==> inputs of run a <==
==> flow/design.v <==
`timescale 1ns/1ps
module adder_32bit (
    input wire [31:0] a,
    input wire [31:0] b,
    output wire [31:0] sum
);
    wire [31:0] p, g;
    wire [32:0] c;
    assign c[0] = 1'b0;
    wire [7:0] block_p, block_g;
    wire [8:0] block_c;
    assign block_c[0] = 1'b0;
    assign p = a ^ b;   
    assign g = a & b;   
    assign c[1] = g[0] | (p[0] & c[0]);
    assign c[2] = g[1] | (p[1] & c[1]);
    assign c[3] = g[2] | (p[2] & c[2]);
    assign c[4] = g[3] | (p[3] & c[3]);
    assign block_p[0] = p[0] & p[1] & p[2] & p[3];
    assign block_g[0] = g[3] | (p[3] & g[2]) | (p[3] & p[2] & g[1]) | (p[3] & p[2] & p[1] & g[0]);
    assign c[5] = g[4] | (p[4] & c[4]);
    assign c[6] = g[5] | (p[5] & c[5]);
    assign c[7] = g[6] | (p[6] & c[6]);
    assign c[8] = g[7] | (p[7] & c[7]);
    assign block_p[1] = p[4] & p[5] & p[6] & p[7];
    assign block_g[1] = g[7] | (p[7] & g[6]) | (p[7] & p[6] & g[5]) | (p[7] & p[6] & p[5] & g[4]);
    assign c[9]  = g[8]  | (p[8]  & c[8]);
    assign c[10] = g[9]  | (p[9]  & c[9]);
    assign c[11] = g[10] | (p[10] & c[10]);
    assign c[12] = g[11] | (p[11] & c[11]);
    assign block_p[2] = p[8] & p[9] & p[10] & p[11];
    assign block_g[2] = g[11] | (p[11] & g[10]) | (p[11] & p[10] & g[9]) | (p[11] & p[10] & p[9] & g[8]);
    assign c[13] = g[12] | (p[12] & c[12]);
    assign c[14] = g[13] | (p[13] & c[13]);
    assign c[15] = g[14] | (p[14] & c[14]);
    assign c[16] = g[15] | (p[15] & c[15]);
    assign block_p[3] = p[12] & p[13] & p[14] & p[15];
    assign block_g[3] = g[15] | (p[15] & g[14]) | (p[15] & p[14] & g[13]) | (p[15] & p[14] & p[13] & g[12]);
    assign c[17] = g[16] | (p[16] & c[16]);
    assign c[18] = g[17] | (p[17] & c[17]);
    assign c[19] = g[18] | (p[18] & c[18]);
    assign c[20] = g[19] | (p[19] & c[19]);
    assign block_p[4] = p[16] & p[17] & p[18] & p[19];
    assign block_g[4] = g[19] | (p[19] & g[18]) | (p[19] & p[18] & g[17]) | (p[19] & p[18] & p[17] & g[16]);
    assign c[21] = g[20] | (p[20] & c[20]);
    assign c[22] = g[21] | (p[21] & c[21]);
    assign c[23] = g[22] | (p[22] & c[22]);
    assign c[24] = g[23] | (p[23] & c[23]);
    assign block_p[5] = p[20] & p[21] & p[22] & p[23];
    assign block_g[5] = g[23] | (p[23] & g[22]) | (p[23] & p[22] & g[21]) | (p[23] & p[22] & p[21] & g[20]);
    assign c[25] = g[24] | (p[24] & c[24]);
    assign c[26] = g[25] | (p[25] & c[25]);
    assign c[27] = g[26] | (p[26] & c[26]);
    assign c[28] = g[27] | (p[27] & c[27]);
    assign block_p[6] = p[24] & p[25] & p[26] & p[27];
    assign block_g[6] = g[27] | (p[27] & g[26]) | (p[27] & p[26] & g[25]) | (p[27] & p[26] & p[25] & g[24]);
    assign c[29] = g[28] | (p[28] & c[28]);
    assign c[30] = g[29] | (p[29] & c[29]);
    assign c[31] = g[30] | (p[30] & c[30]);
    assign c[32] = g[31] | (p[31] & c[31]);
    assign block_p[7] = p[28] & p[29] & p[30] & p[31];
    assign block_g[7] = g[31] | (p[31] & g[30]) | (p[31] & p[30] & g[29]) | (p[31] & p[30] & p[29] & g[28]);
    assign block_c[1] = block_g[0] | (block_p[0] & block_c[0]);
    assign block_c[2] = block_g[1] | (block_p[1] & block_c[1]);
    assign block_c[3] = block_g[2] | (block_p[2] & block_c[2]);
    assign block_c[4] = block_g[3] | (block_p[3] & block_c[3]);
    assign block_c[5] = block_g[4] | (block_p[4] & block_c[4]);
    assign block_c[6] = block_g[5] | (block_p[5] & block_c[5]);
    assign block_c[7] = block_g[6] | (block_p[6] & block_c[6]);
    assign block_c[8] = block_g[7] | (block_p[7] & block_c[7]);
    assign sum = p ^ c[31:0];
endmodule
`timescale 1ns/1ps
module csa_32bit (
    input wire [31:0] a,
    input wire [31:0] b,
    input wire [31:0] c,
    output wire [31:0] sum,
    output wire [31:0] carry
);
    genvar i;
    generate
        for (i = 0; i < 32; i = i + 1) begin : csa_bit
            full_adder fa (
                .a(a[i]),
                .b(b[i]),
                .c_in(c[i]),
                .sum(sum[i]),
                .c_out(carry[i])
            );
        end
    endgenerate
endmodule
module full_adder (
    input wire a,
    input wire b,
    input wire c_in,
    output wire sum,
    output wire c_out
);
    wire xor_ab, and_ab, and_xor_cin;
    xor_gate xor1 (.a(a), .b(b), .out(xor_ab));
    xor_gate xor2 (.a(xor_ab), .b(c_in), .out(sum));
    and_gate and1 (.a(a), .b(b), .out(and_ab));
    and_gate and2 (.a(xor_ab), .b(c_in), .out(and_xor_cin));
    or_gate or1 (.a(and_ab), .b(and_xor_cin), .out(c_out));
endmodule
`timescale 1ns/1ps
module and_gate (
    input wire a,
    input wire b,
    output wire out
);
    and(out,a,b);
endmodule
module xor_gate (
    input wire a,
    input wire b,
    output wire out
);
    xor(out,a,b);
endmodule
module or_gate (
    input wire a,
    input wire b,
    output wire out
);
    or(out,a,b);
endmodule
module multiplier_16bit (
    input wire [15:0] a,
    input wire [15:0] b,
    output wire [31:0] product
);
    wire [31:0] pp [15:0];
    genvar i, j;
    generate
        for (i = 0; i < 16; i = i + 1) begin : pp_row
            for (j = 0; j < 16; j = j + 1) begin : pp_col
                wire pp_bit;
                and pp_and (pp_bit, a[j], b[i]);
                assign pp[i][j+i] = pp_bit;
            end
            if (i > 0) begin : lower_zeros
                for (j = 0; j < i; j = j + 1) begin : lz
                    assign pp[i][j] = 1'b0;
                end
            end
            if (i + 16 < 32) begin : upper_zeros
                for (j = i + 16; j < 32; j = j + 1) begin : uz
                    assign pp[i][j] = 1'b0;
                end
            end
        end
    endgenerate
    wire [31:0] s1_sum[5:0], s1_carry[5:0];
    csa_32bit csa1_0 (.a(pp[0]), .b(pp[1]), .c(pp[2]), .sum(s1_sum[0]), .carry(s1_carry[0]));
    csa_32bit csa1_1 (.a(pp[3]), .b(pp[4]), .c(pp[5]), .sum(s1_sum[1]), .carry(s1_carry[1]));
    csa_32bit csa1_2 (.a(pp[6]), .b(pp[7]), .c(pp[8]), .sum(s1_sum[2]), .carry(s1_carry[2]));
    csa_32bit csa1_3 (.a(pp[9]), .b(pp[10]), .c(pp[11]), .sum(s1_sum[3]), .carry(s1_carry[3]));
    csa_32bit csa1_4 (.a(pp[12]), .b(pp[13]), .c(pp[14]), .sum(s1_sum[4]), .carry(s1_carry[4]));
    assign s1_sum[5] = pp[15];
    assign s1_carry[5] = 32'd0;
    wire [31:0] s2_sum[3:0], s2_carry[3:0];
    csa_32bit csa2_0 (.a(s1_sum[0]), .b({s1_carry[0][30:0], 1'b0}), .c(s1_sum[1]),
                      .sum(s2_sum[0]), .carry(s2_carry[0]));
    csa_32bit csa2_1 (.a({s1_carry[1][30:0], 1'b0}), .b(s1_sum[2]), .c({s1_carry[2][30:0], 1'b0}),
                      .sum(s2_sum[1]), .carry(s2_carry[1]));
    csa_32bit csa2_2 (.a(s1_sum[3]), .b({s1_carry[3][30:0], 1'b0}), .c(s1_sum[4]),
                      .sum(s2_sum[2]), .carry(s2_carry[2]));
    csa_32bit csa2_3 (.a({s1_carry[4][30:0], 1'b0}), .b(s1_sum[5]), .c({s1_carry[5][30:0], 1'b0}),
                      .sum(s2_sum[3]), .carry(s2_carry[3]));
    wire [31:0] s3_sum[2:0], s3_carry[2:0];
    csa_32bit csa3_0 (.a(s2_sum[0]), .b({s2_carry[0][30:0], 1'b0}), .c(s2_sum[1]),
                      .sum(s3_sum[0]), .carry(s3_carry[0]));
    csa_32bit csa3_1 (.a({s2_carry[1][30:0], 1'b0}), .b(s2_sum[2]), .c({s2_carry[2][30:0], 1'b0}),
                      .sum(s3_sum[1]), .carry(s3_carry[1]));
    assign s3_sum[2] = s2_sum[3];
    assign s3_carry[2] = {s2_carry[3][30:0], 1'b0};
    wire [31:0] s4_sum[1:0], s4_carry[1:0];
    csa_32bit csa4_0 (.a(s3_sum[0]), .b({s3_carry[0][30:0], 1'b0}), .c(s3_sum[1]),
                      .sum(s4_sum[0]), .carry(s4_carry[0]));
    csa_32bit csa4_1 (.a({s3_carry[1][30:0], 1'b0}), .b(s3_sum[2]), .c(s3_carry[2]),
                      .sum(s4_sum[1]), .carry(s4_carry[1]));
    wire [31:0] final_sum, final_carry;
    csa_32bit csa_final (.a(s4_sum[0]), .b({s4_carry[0][30:0], 1'b0}), .c(s4_sum[1]),
                         .sum(final_sum), .carry(final_carry));
    wire [31:0] shifted_carry;
    assign shifted_carry = {final_carry[30:0], 1'b0};
    wire [31:0] temp_sum;
    adder_32bit final_adder1 (.a(final_sum), .b(shifted_carry), .sum(temp_sum));
    wire [31:0] shifted_carry2;
    assign shifted_carry2 = {s4_carry[1][30:0], 1'b0};
    adder_32bit final_adder2 (.a(temp_sum), .b(shifted_carry2), .sum(product));
endmodule
`timescale 1ns/1ps
module pe (
    input wire clk,
    input wire rst_n,
    input wire en,
    input wire [15:0] a_in,       
    input wire [15:0] b_in,       
    input wire [31:0] partial_sum_in,   
    input wire load_acc,          
    output reg [15:0] a_out,      
    output reg [15:0] b_out,      
    output wire [31:0] acc_out    
);
    wire [31:0] mult_result;
    wire [31:0] add_result;
    reg [31:0] accumulator;
    multiplier_16bit mult_inst (
        .a(a_in),
        .b(b_in),
        .product(mult_result)
    );
    adder_32bit add_inst (
        .a(accumulator),
        .b(mult_result),
        .sum(add_result)
    );
    always @(posedge clk or negedge rst_n) begin
        if (!rst_n) begin
            accumulator <= 32'd0;
        end else if (load_acc) begin
            accumulator <= partial_sum_in;
        end else if (en) begin
            accumulator <= add_result;
        end
    end
    always @(posedge clk or negedge rst_n) begin
        if (!rst_n) begin
            a_out <= 16'd0;
            b_out <= 16'd0;
        end else if (en) begin
            a_out <= a_in;
            b_out <= b_in;
        end
    end
    assign acc_out = accumulator;
endmodule
`timescale 1ns/1ps
module mac_array_4x4 (
    input wire clk,
    input wire rst_n,
    input wire en,
    input wire load_acc,
    input wire [15:0] a_in_0,
    input wire [15:0] a_in_1,
    input wire [15:0] a_in_2,
    input wire [15:0] a_in_3,
    input wire [15:0] b_in_0,
    input wire [15:0] b_in_1,
    input wire [15:0] b_in_2,
    input wire [15:0] b_in_3,
    input wire [511:0] partial_sum_init,
    output wire [31:0] result_0_0, result_0_1, result_0_2, result_0_3,
    output wire [31:0] result_1_0, result_1_1, result_1_2, result_1_3,
    output wire [31:0] result_2_0, result_2_1, result_2_2, result_2_3,
    output wire [31:0] result_3_0, result_3_1, result_3_2, result_3_3
);
    wire [15:0] a_wire [0:3][0:4];   
    wire [15:0] b_wire [0:4][0:3];   
    assign a_wire[0][0] = a_in_0;
    assign a_wire[1][0] = a_in_1;
    assign a_wire[2][0] = a_in_2;
    assign a_wire[3][0] = a_in_3;
    assign b_wire[0][0] = b_in_0;
    assign b_wire[0][1] = b_in_1;
    assign b_wire[0][2] = b_in_2;
    assign b_wire[0][3] = b_in_3;
    wire [31:0] acc_out [0:3][0:3];
    genvar row, col;
    generate
        for (row = 0; row < 4; row = row + 1) begin : pe_row
            for (col = 0; col < 4; col = col + 1) begin : pe_col
                pe pe_inst (
                    .clk(clk),
                    .rst_n(rst_n),
                    .en(en),
                    .a_in(a_wire[row][col]),
                    .b_in(b_wire[row][col]),
                    .partial_sum_in(partial_sum_init[(row*4+col)*32 +: 32]),
                    .load_acc(load_acc),
                    .a_out(a_wire[row][col+1]),
                    .b_out(b_wire[row+1][col]),
                    .acc_out(acc_out[row][col])
                );
            end
        end
    endgenerate
    assign result_0_0 = acc_out[0][0];
    assign result_0_1 = acc_out[0][1];
    assign result_0_2 = acc_out[0][2];
    assign result_0_3 = acc_out[0][3];
    assign result_1_0 = acc_out[1][0];
    assign result_1_1 = acc_out[1][1];
    assign result_1_2 = acc_out[1][2];
    assign result_1_3 = acc_out[1][3];
    assign result_2_0 = acc_out[2][0];
    assign result_2_1 = acc_out[2][1];
    assign result_2_2 = acc_out[2][2];
    assign result_2_3 = acc_out[2][3];
    assign result_3_0 = acc_out[3][0];
    assign result_3_1 = acc_out[3][1];
    assign result_3_2 = acc_out[3][2];
    assign result_3_3 = acc_out[3][3];
endmodule
==> flow/run.sh <==
#!/bin/bash
# the make line also repeats each setting of config.mk as NAME=value (left out here)
make -C /OpenROAD-flow-scripts/flow DESIGN_CONFIG=/design/flow/config.mk WORK_HOME=/design/flow/orfs CLKGATE_MAP_FILE= finish
==> flow/config.mk <==
export PLATFORM = sky130hd
export DESIGN_NAME = mac_array_4x4
export DESIGN_NICKNAME = mac_array_4x4
export VERILOG_FILES = /design/flow/design.v
export SDC_FILE = /design/flow/constraint.sdc
export NUM_CORES = 4
export LEC_CHECK = 0
export CAP_MARGIN = 20
export CELL_PAD_IN_SITES_DETAIL_PLACEMENT = 0
export CELL_PAD_IN_SITES_GLOBAL_PLACEMENT = 2
export CORE_MARGIN = 7
export CORE_UTILIZATION = 65
export CTS_CLUSTER_DIAMETER = 226
export CTS_CLUSTER_SIZE = 13
export GPL_ROUTABILITY_DRIVEN = 1
export HOLD_SLACK_MARGIN = -0.05
export MAX_ROUTING_LAYER = met4
export PLACE_DENSITY_LB_ADDON = 0.24
export SETUP_SLACK_MARGIN = 0.2
export SLEW_MARGIN = 40
export TNS_END_PERCENT = 50
==> flow/constraint.sdc <==
create_clock -name core_clock -period 26.6 [get_ports {clk}]
set_input_delay 5.3200 -clock core_clock [delete_from_list [all_inputs] [get_ports {clk}]]
set_output_delay 5.3200 -clock core_clock [all_outputs]
set_load 0.01 [all_outputs]
==> run b (differences from run a) <==
==> flow/config.mk (replaced) <==
export PLATFORM = sky130hd
export DESIGN_NAME = mac_array_4x4
export DESIGN_NICKNAME = mac_array_4x4
export VERILOG_FILES = /design/flow/design.v
export SDC_FILE = /design/flow/constraint.sdc
export NUM_CORES = 4
export LEC_CHECK = 0
export CAP_MARGIN = 20
export CORE_MARGIN = 2
export CORE_UTILIZATION = 68
export CTS_CLUSTER_SIZE = 97
export SLEW_MARGIN = 20
==> flow/constraint.sdc (replaced) <==
create_clock -name core_clock -period 12.1 [get_ports {clk}]
set_input_delay 2.4200 -clock core_clock [delete_from_list [all_inputs] [get_ports {clk}]]
set_output_delay 2.4200 -clock core_clock [all_outputs]
set_load 0.01 [all_outputs]
==> notes <==
- Run a did not get past global placement without I/O (3_1_place_gp_skip_io) with FLW-0024. Run b produced a layout that fails on setup timing.
- In synthesized cell count, run b and run a do not differ.
- In run a the die size is higher than in run b, by 8.6%.
- In area after synthesis, run b and run a do not differ.
==> figures <==
quantity                                                                                            run a                     run b
Compound Share, Synth                                                                              0.0293                    0.0293
Cell total in the yosys stat output                                                                 17773                     17773
Area of the core region                                                                       268000 um^2               256000 um^2
Xor and xnor area share after synthesis                                                           0.00240                   0.00240
Top flip-flop cell by instance count after synthesis                                              dfrtp_1                   dfrtp_1
Die extent in y                                                                                    533 um                    512 um
Post-synthesis instance area                                                                  175000 um^2               175000 um^2
Async set or reset register ratio after synthesis                                                    1.00                      1.00
Effective utilization at floorplan                                                                  0.654                     0.683
Count of unique library cells instantiated by Yosys                                                    24                        24
Most frequent cell after synthesis                                                                  inv_1                     inv_1
Run status                                                                      aborted with a tool error  finished with violations
Stage where the flow stopped                          global placement without I/O (3_1_place_gp_skip_io)                         -
Violated checks                                                                                         -              setup timing
Number of placement rows                                                                              190                       186
Die width                                                                                          533 um                    512 um
Chip Footprint                                                                                284000 um^2               262000 um^2
YS warnings                                                                                             3                         3
